== alpha ==
==> flow/design.v <==
module datapath (
    part,
    clock,
    value,
    positive,
    reset,
    counter,
    result
);
    input part;
    input clock;
    input [15:0] value;
    input positive;
    input reset;
    output [15:0] counter;
    output [15:0] result;
    wire [15:0] _65 = 16'b0000000000000000;
    wire [15:0] _64 = 16'b0000000000000000;
    wire _102;
    wire _100;
    wire _101;
    wire _103;
    wire [15:0] _104;
    wire _96;
    wire _92;
    wire _93;
    wire _90;
    wire _91;
    wire _94;
    wire _95;
    wire _97;
    wire [15:0] _98;
    wire _86;
    wire _84;
    wire _81;
    wire _82;
    wire _79;
    wire _80;
    wire _83;
    wire _85;
    wire _87;
    wire [15:0] _88;
    wire [41:0] _73 = 42'b000000000000000000000010100011110101110001;
    wire [25:0] _71 = 26'b00000000000000000000000000;
    wire [41:0] _72;
    wire [83:0] _74;
    wire [57:0] _75;
    wire [25:0] _70 = 26'b00000000000000000000000000;
    wire [83:0] _76;
    wire [15:0] _77;
    wire [15:0] _78;
    wire [15:0] _89;
    wire [15:0] _99;
    wire [15:0] _105;
    wire [15:0] _67 = 16'b0000000000000001;
    wire [15:0] _68;
    wire [15:0] _62 = 16'b0000000000000000;
    wire [15:0] _58 = 16'b0000000001100100;
    wire [41:0] _53 = 42'b000000000000000000000010100011110101110001;
    wire [25:0] _51 = 26'b00000000000000000000000000;
    wire [41:0] _52;
    wire [83:0] _54;
    wire [57:0] _55;
    wire [25:0] _50 = 26'b00000000000000000000000000;
    wire [83:0] _56;
    wire [15:0] _57;
    wire [31:0] _59;
    wire [15:0] _60;
    wire [15:0] _48 = 16'b0000000000110010;
    wire [15:0] _44 = 16'b0000000001100100;
    wire [41:0] _39 = 42'b000000000000000000000010100011110101110001;
    wire [25:0] _37 = 26'b00000000000000000000000000;
    wire [41:0] _38;
    wire [83:0] _40;
    wire [57:0] _41;
    wire [25:0] _36 = 26'b00000000000000000000000000;
    wire [83:0] _42;
    wire [15:0] _43;
    wire [31:0] _45;
    wire [15:0] _46;
    wire [15:0] _34;
    wire [15:0] _29 = 16'b0000000001100100;
    wire [41:0] _24 = 42'b000000000000000000000010100011110101110001;
    wire [25:0] _22 = 26'b00000000000000000000000000;
    wire [41:0] _23;
    wire [83:0] _25;
    wire [57:0] _26;
    wire [25:0] _21 = 26'b00000000000000000000000000;
    wire [83:0] _27;
    wire [15:0] _28;
    wire [31:0] _30;
    wire [15:0] _31;
    wire [15:0] _32;
    wire [15:0] _19 = 16'b0000000001100100;
    wire [15:0] _20;
    wire [15:0] _33;
    wire [15:0] _35;
    wire [15:0] _47;
    wire [15:0] _49;
    wire [15:0] _61;
    wire _63;
    wire [15:0] _69;
    wire _2;
    wire [15:0] _106;
    wire [15:0] _107;
    wire [15:0] _3;
    reg [15:0] _66;
    wire vdd = 1'b1;
    wire [15:0] _16 = 16'b0000000000000000;
    wire [15:0] _15 = 16'b0000000000000000;
    wire _6;
    wire [15:0] _137 = 16'b0000000000110010;
    wire [15:0] _133 = 16'b0000000001100100;
    wire [41:0] _128 = 42'b000000000000000000000010100011110101110001;
    wire [25:0] _126 = 26'b00000000000000000000000000;
    wire [41:0] _127;
    wire [83:0] _129;
    wire [57:0] _130;
    wire [25:0] _125 = 26'b00000000000000000000000000;
    wire [83:0] _131;
    wire [15:0] _132;
    wire [31:0] _134;
    wire [15:0] _135;
    wire [15:0] _123;
    wire [15:0] _118 = 16'b0000000001100100;
    wire [41:0] _113 = 42'b000000000000000000000010100011110101110001;
    wire [25:0] _111 = 26'b00000000000000000000000000;
    wire [41:0] _112;
    wire [83:0] _114;
    wire [57:0] _115;
    wire [25:0] _110 = 26'b00000000000000000000000000;
    wire [83:0] _116;
    wire [15:0] _117;
    wire [31:0] _119;
    wire [15:0] _120;
    wire [15:0] _8;
    wire [15:0] _121;
    wire [15:0] _108 = 16'b0000000001100100;
    wire [15:0] _109;
    wire [15:0] _122;
    wire _10;
    wire [15:0] _124;
    wire [15:0] _136;
    wire _12;
    wire [15:0] _138;
    wire [15:0] _13;
    reg [15:0] _18;
    assign _102 = _49 == _62;
    assign _100 = _18 == _62;
    assign _101 = ~ _100;
    assign _103 = _101 & _102;
    assign _104 = _103 ? _67 : _62;
    assign _96 = _49 < _18;
    assign _92 = _49 == _62;
    assign _93 = ~ _92;
    assign _90 = _18 == _62;
    assign _91 = ~ _90;
    assign _94 = _91 & _93;
    assign _95 = _94 & _10;
    assign _97 = _95 & _96;
    assign _98 = _97 ? _67 : _62;
    assign _86 = _18 < _49;
    assign _84 = ~ _10;
    assign _81 = _49 == _62;
    assign _82 = ~ _81;
    assign _79 = _18 == _62;
    assign _80 = ~ _79;
    assign _83 = _80 & _82;
    assign _85 = _83 & _84;
    assign _87 = _85 & _86;
    assign _88 = _87 ? _67 : _62;
    assign _72 = { _71, _8 };
    assign _74 = _72 * _73;
    assign _75 = _74[83:26];
    assign _76 = { _70, _75 };
    assign _77 = _76[15:0];
    assign _78 = _66 + _77;
    assign _89 = _78 + _88;
    assign _99 = _89 + _98;
    assign _105 = _99 + _104;
    assign _68 = _66 + _67;
    assign _52 = { _51, _49 };
    assign _54 = _52 * _53;
    assign _55 = _54[83:26];
    assign _56 = { _50, _55 };
    assign _57 = _56[15:0];
    assign _59 = _57 * _58;
    assign _60 = _59[15:0];
    assign _38 = { _37, _35 };
    assign _40 = _38 * _39;
    assign _41 = _40[83:26];
    assign _42 = { _36, _41 };
    assign _43 = _42[15:0];
    assign _45 = _43 * _44;
    assign _46 = _45[15:0];
    assign _34 = _18 + _32;
    assign _23 = { _22, _8 };
    assign _25 = _23 * _24;
    assign _26 = _25[83:26];
    assign _27 = { _21, _26 };
    assign _28 = _27[15:0];
    assign _30 = _28 * _29;
    assign _31 = _30[15:0];
    assign _32 = _8 - _31;
    assign _20 = _18 + _19;
    assign _33 = _20 - _32;
    assign _35 = _10 ? _34 : _33;
    assign _47 = _35 - _46;
    assign _49 = _12 ? _48 : _47;
    assign _61 = _49 - _60;
    assign _63 = _61 == _62;
    assign _69 = _63 ? _68 : _66;
    assign _2 = part;
    assign _106 = _2 ? _105 : _69;
    assign _107 = _12 ? _62 : _106;
    assign _3 = _107;
    always @(posedge _6) begin
        _66 <= _3;
    end
    assign _6 = clock;
    assign _127 = { _126, _124 };
    assign _129 = _127 * _128;
    assign _130 = _129[83:26];
    assign _131 = { _125, _130 };
    assign _132 = _131[15:0];
    assign _134 = _132 * _133;
    assign _135 = _134[15:0];
    assign _123 = _18 + _121;
    assign _112 = { _111, _8 };
    assign _114 = _112 * _113;
    assign _115 = _114[83:26];
    assign _116 = { _110, _115 };
    assign _117 = _116[15:0];
    assign _119 = _117 * _118;
    assign _120 = _119[15:0];
    assign _8 = value;
    assign _121 = _8 - _120;
    assign _109 = _18 + _108;
    assign _122 = _109 - _121;
    assign _10 = positive;
    assign _124 = _10 ? _123 : _122;
    assign _136 = _124 - _135;
    assign _12 = reset;
    assign _138 = _12 ? _137 : _136;
    assign _13 = _138;
    always @(posedge _6) begin
        _18 <= _13;
    end
    assign counter = _18;
    assign result = _66;
endmodule
make LEC_CHECK=0 CAP_MARGIN=20 CORE_MARGIN=8 CORE_UTILIZATION=48 CTS_CLUSTER_DIAMETER=206 CTS_CLUSTER_SIZE=98 GPL_ROUTABILITY_DRIVEN=0 GPL_TIMING_DRIVEN=0 HOLD_SLACK_MARGIN=-0.09 MAX_ROUTING_LAYER=met4 PLACE_DENSITY=0.38 SLEW_MARGIN=10 TNS_END_PERCENT=40 finish   # period 38.5 ns
run.sh (not shown) runs the stock make flow with config.mk's settings and CLKGATE_MAP_FILE=.
Setup changes, alpha to beta
- GPL_TIMING_DRIVEN removed (was 0)
- HOLD_SLACK_MARGIN removed (was -0.09)
- CTS_CLUSTER_SIZE changed from 98 to 100
- TNS_END_PERCENT removed (was 40)
- CORE_UTILIZATION changed from 48 to 68
- MAX_ROUTING_LAYER removed (was met4)
- CTS_CLUSTER_DIAMETER removed (was 206)
- SLEW_MARGIN changed from 10 to 20
- GPL_ROUTABILITY_DRIVEN removed (was 0)
- CORE_MARGIN changed from 8 to 2
- PLACE_DENSITY removed (was 0.38)
Findings:
met1 capacity usage during global routing is higher on beta. Total via count in the routed design: beta vs alpha up 1,043. Sort beta and alpha by total number of tap cells asc -> top: beta. Row maximum frequency from static timing analysis: beta higher / alpha lower. beta vs. alpha: smallest setup slack after layout rose 0.16 ns, area enclosed by the die boundary went down about 36%. Critical path endpoint = _66[14]$_SDFFE_PP0P_: alpha; critical path endpoint = _66[12]$_SDFFE_PP0P_: beta.
> inputs changed (beta -> gamma)
- CORE_UTILIZATION: 68 -> 50
- CTS_CLUSTER_SIZE: 100 -> unset
- the clock period (ns, I/O delays scaled along): 38.5 -> 36.7
### Flow results
From the logs: gamma reached the end of the flow and failed the layout checks with negative setup slack. Diff beta -> gamma | routed wire length per instance | down by a few percent. Logic share of the area for gamma: 5.9 points down relative to beta. Of the two values seen for end point of the critical path, _66[8]$_SDFFE_PP0P_ was produced by gamma and _66[12]$_SDFFE_PP0P_ by beta. Looking at floorplan core density, gamma sits 19 points lower than beta does.
Here is what was changed in the inputs of delta compared with gamma.
- CORE_UTILIZATION now 40, was 50
- the clock period (ns, I/O delays scaled along) now 42.0, was 36.7
delta completed end to end with timing, DRC and antenna clean.
Relative to gamma, the final non-filler cell area of delta is lower by about 14%.
[delta vs gamma] via count: lower in delta
[delta vs gamma] depth of the worst register-to-register path: lower in delta
fa_1 as the standard cell with the maximum stage delay on the critical path was reported by gamma, and fa_2 by delta.
Compared to gamma, delta shows a wider setup margin.
delta ends up with lower overall track demand over capacity in global routing than gamma does.
The inputs of epsilon differ from those of delta as listed below.
- setting TNS_END_PERCENT to 40 for the first time
- changing CORE_MARGIN from 2 to 8
- setting CTS_CLUSTER_SIZE to 99 for the first time
- changing CORE_UTILIZATION from 40 to 59
- setting CTS_CLUSTER_DIAMETER to 193 for the first time
Notes after the runs:
- epsilon did not stop at any stage, and its layout met the timing, DRC and antenna checks.
- delta was carried through to the last stage, and its layout satisfied the timing, DRC and antenna checks.
- Going from delta to epsilon, number of non-clock buffers rose by 11, detailed route wirelength on metal3 rose by about 1.5%, post-route clock period utilization fell by 0.25 points.
- Cell count, epsilon and delta: higher on delta

Starts from the design.v that is shown in full above.
clock: 18.1 ns
lec_check: 0
abc_area: 1
cap_margin: 20
core_margin: 2
core_utilization: 72
cts_cluster_size: 10
hold_slack_margin: 0.25
place_density: 0.36
setup_slack_margin: 1.02
slew_margin: 20
The starting point did not get past clock tree synthesis with DPL-0033.
==> next run, changes <==
ABC_AREA = default   (was 1)
CORE_UTILIZATION = 40   (was 72)
CTS_CLUSTER_SIZE = default   (was 10)
HOLD_SLACK_MARGIN = default   (was 0.25)
PLACE_DENSITY = default   (was 0.36)
SETUP_SLACK_MARGIN = default   (was 1.02)
clock period = 35.4 ns   (was 18.1 ns; I/O delays follow)
What happened: With this change the flow produced a layout that fails on setup timing; synthesized cell count came out lower by 14%; synthesized area came out lower by about 4.7%; die size came out higher by 70%.
==> next run, changes <==
ABC_AREA = 1   (was default)
CORE_UTILIZATION = 72   (was 40)
clock period = 19.4 ns   (was 35.4 ns; I/O delays follow)
Effect:
- The changed run did not get past clock tree synthesis
- synthesized area climbs by 4.9%
- die size went down by 41%
- synthesized cell count came out higher by about 17%
==> next run, changes <==
CTS_CLUSTER_DIAMETER = 192   (was default)
CTS_CLUSTER_SIZE = 31   (was default)
MAX_ROUTING_LAYER = met4   (was default)
clock period = 37.2 ns   (was 19.4 ns; I/O delays follow)
Now the flow passed the timing, DRC and antenna checks.
Area after synthesis does not change.
Synthesized cell count does not change.
Die area is unchanged.

JK:
RTL: the design.v shown in full above, as it stands there.
Settings: LEC_CHECK=0, CAP_MARGIN=20, CORE_MARGIN=2, CORE_UTILIZATION=56, CTS_CLUSTER_DIAMETER=206, CTS_CLUSTER_SIZE=80, GPL_TIMING_DRIVEN=0, MAX_ROUTING_LAYER=met4, PLACE_DENSITY_LB_ADDON=0.01, SLEW_MARGIN=10, TNS_END_PERCENT=90; clock period 38.5 ns.
JK went all the way through synthesis, placement and routing and the layout is clean on timing, DRC and antenna.
## Diff of input files: MS against JK
# JK
export LEC_CHECK = 0
export CAP_MARGIN = 20
export CORE_MARGIN = 2
export CORE_UTILIZATION = 56
export CTS_CLUSTER_DIAMETER = 206
export CTS_CLUSTER_SIZE = 80
export GPL_TIMING_DRIVEN = 0
export MAX_ROUTING_LAYER = met4
export PLACE_DENSITY_LB_ADDON = 0.01
export SLEW_MARGIN = 10
export TNS_END_PERCENT = 90
create_clock -name core_clock -period 38.5 [get_ports {clock}]
# MS
export LEC_CHECK = 0
export ABC_AREA = 1
export CAP_MARGIN = 5
export CELL_PAD_IN_SITES_DETAIL_PLACEMENT = 1
export CELL_PAD_IN_SITES_GLOBAL_PLACEMENT = 3
export CORE_ASPECT_RATIO = 1.28
export CORE_MARGIN = 6
export CORE_UTILIZATION = 35
export CTS_CLUSTER_DIAMETER = 206
export CTS_CLUSTER_SIZE = 69
export GPL_ROUTABILITY_DRIVEN = 0
export GPL_TIMING_DRIVEN = 0
export MAX_ROUTING_LAYER = met4
export PLACE_DENSITY_LB_ADDON = 0.01
export SETUP_SLACK_MARGIN = 5.0
export SLEW_MARGIN = 10
export TNS_END_PERCENT = 60
create_clock -name core_clock -period 38.5 [get_ports {clock}]
[summary]
In MS, the sequential share of layout area came out 0.17 points below the value in JK. Relative to JK, the detailed-route wire length on metal 1 measured on MS has increased by more than 10%. MS ended up with a lower met3 demand-to-capacity share in global routing than JK did. MS — setup slack 4.01 ns higher, JK as reference. MS ends up with a chip area from the yosys synthesis statistics that is 1100 um^2 higher than in JK.
What AL does differently from MS at the input level:
# MS
export LEC_CHECK = 0
export ABC_AREA = 1
export CAP_MARGIN = 5
export CELL_PAD_IN_SITES_DETAIL_PLACEMENT = 1
export CELL_PAD_IN_SITES_GLOBAL_PLACEMENT = 3
export CORE_ASPECT_RATIO = 1.28
export CORE_MARGIN = 6
export CORE_UTILIZATION = 35
export CTS_CLUSTER_DIAMETER = 206
export CTS_CLUSTER_SIZE = 69
export GPL_ROUTABILITY_DRIVEN = 0
export GPL_TIMING_DRIVEN = 0
export MAX_ROUTING_LAYER = met4
export PLACE_DENSITY_LB_ADDON = 0.01
export SETUP_SLACK_MARGIN = 5.0
export SLEW_MARGIN = 10
export TNS_END_PERCENT = 60
create_clock -name core_clock -period 38.5 [get_ports {clock}]
# AL
export LEC_CHECK = 0
export CAP_MARGIN = 20
export CORE_MARGIN = 2
export CORE_UTILIZATION = 40
export GPL_ROUTABILITY_DRIVEN = 0
export GPL_TIMING_DRIVEN = 0
export SLEW_MARGIN = 20
export TNS_END_PERCENT = 10
create_clock -name core_clock -period 42.0 [get_ports {clock}]
Findings:
- | smallest setup slack after layout | AL vs MS | worse |
- Compared with MS, AL shows clock skew lower by 0.0033 ns.
- Critical path depth: AL < MS
- Summary: die area, AL better than MS
- Non-clock buffer count, AL vs MS: down by more than a quarter
- Relative to MS, site row count has gone down in AL.
- Relative to MS, fraction of area in non-clock buffers has decreased by 2.7 points in AL.
- The routed wire length in AL sits 19 mm below the value recorded for MS.

Starts from the design.v that is shown in full above.
export LEC_CHECK = 0
export ABC_AREA = 1
export CAP_MARGIN = 20
export CORE_MARGIN = 2
export CORE_UTILIZATION = 71
export CTS_CLUSTER_DIAMETER = 223
export HOLD_SLACK_MARGIN = -0.09
export SLEW_MARGIN = 20
create_clock -name core_clock -period 29.0 [get_ports {clock}]
The starting point did not get past global routing, error GRT-0232.
Next try:
- ABC_AREA: 1 -> not set
- CORE_UTILIZATION: 71 -> 66
- CTS_CLUSTER_DIAMETER: 223 -> not set
- HOLD_SLACK_MARGIN: -0.09 -> not set
- clock period: 29.0 -> 34.3 ns (I/O delays scaled with it)
Outcome: The new run produced a layout that fails on setup timing. Die size grows by 2.5%. Synthesized area shrinks by 4.7%. Synthesized cell count shrinks by 14%.
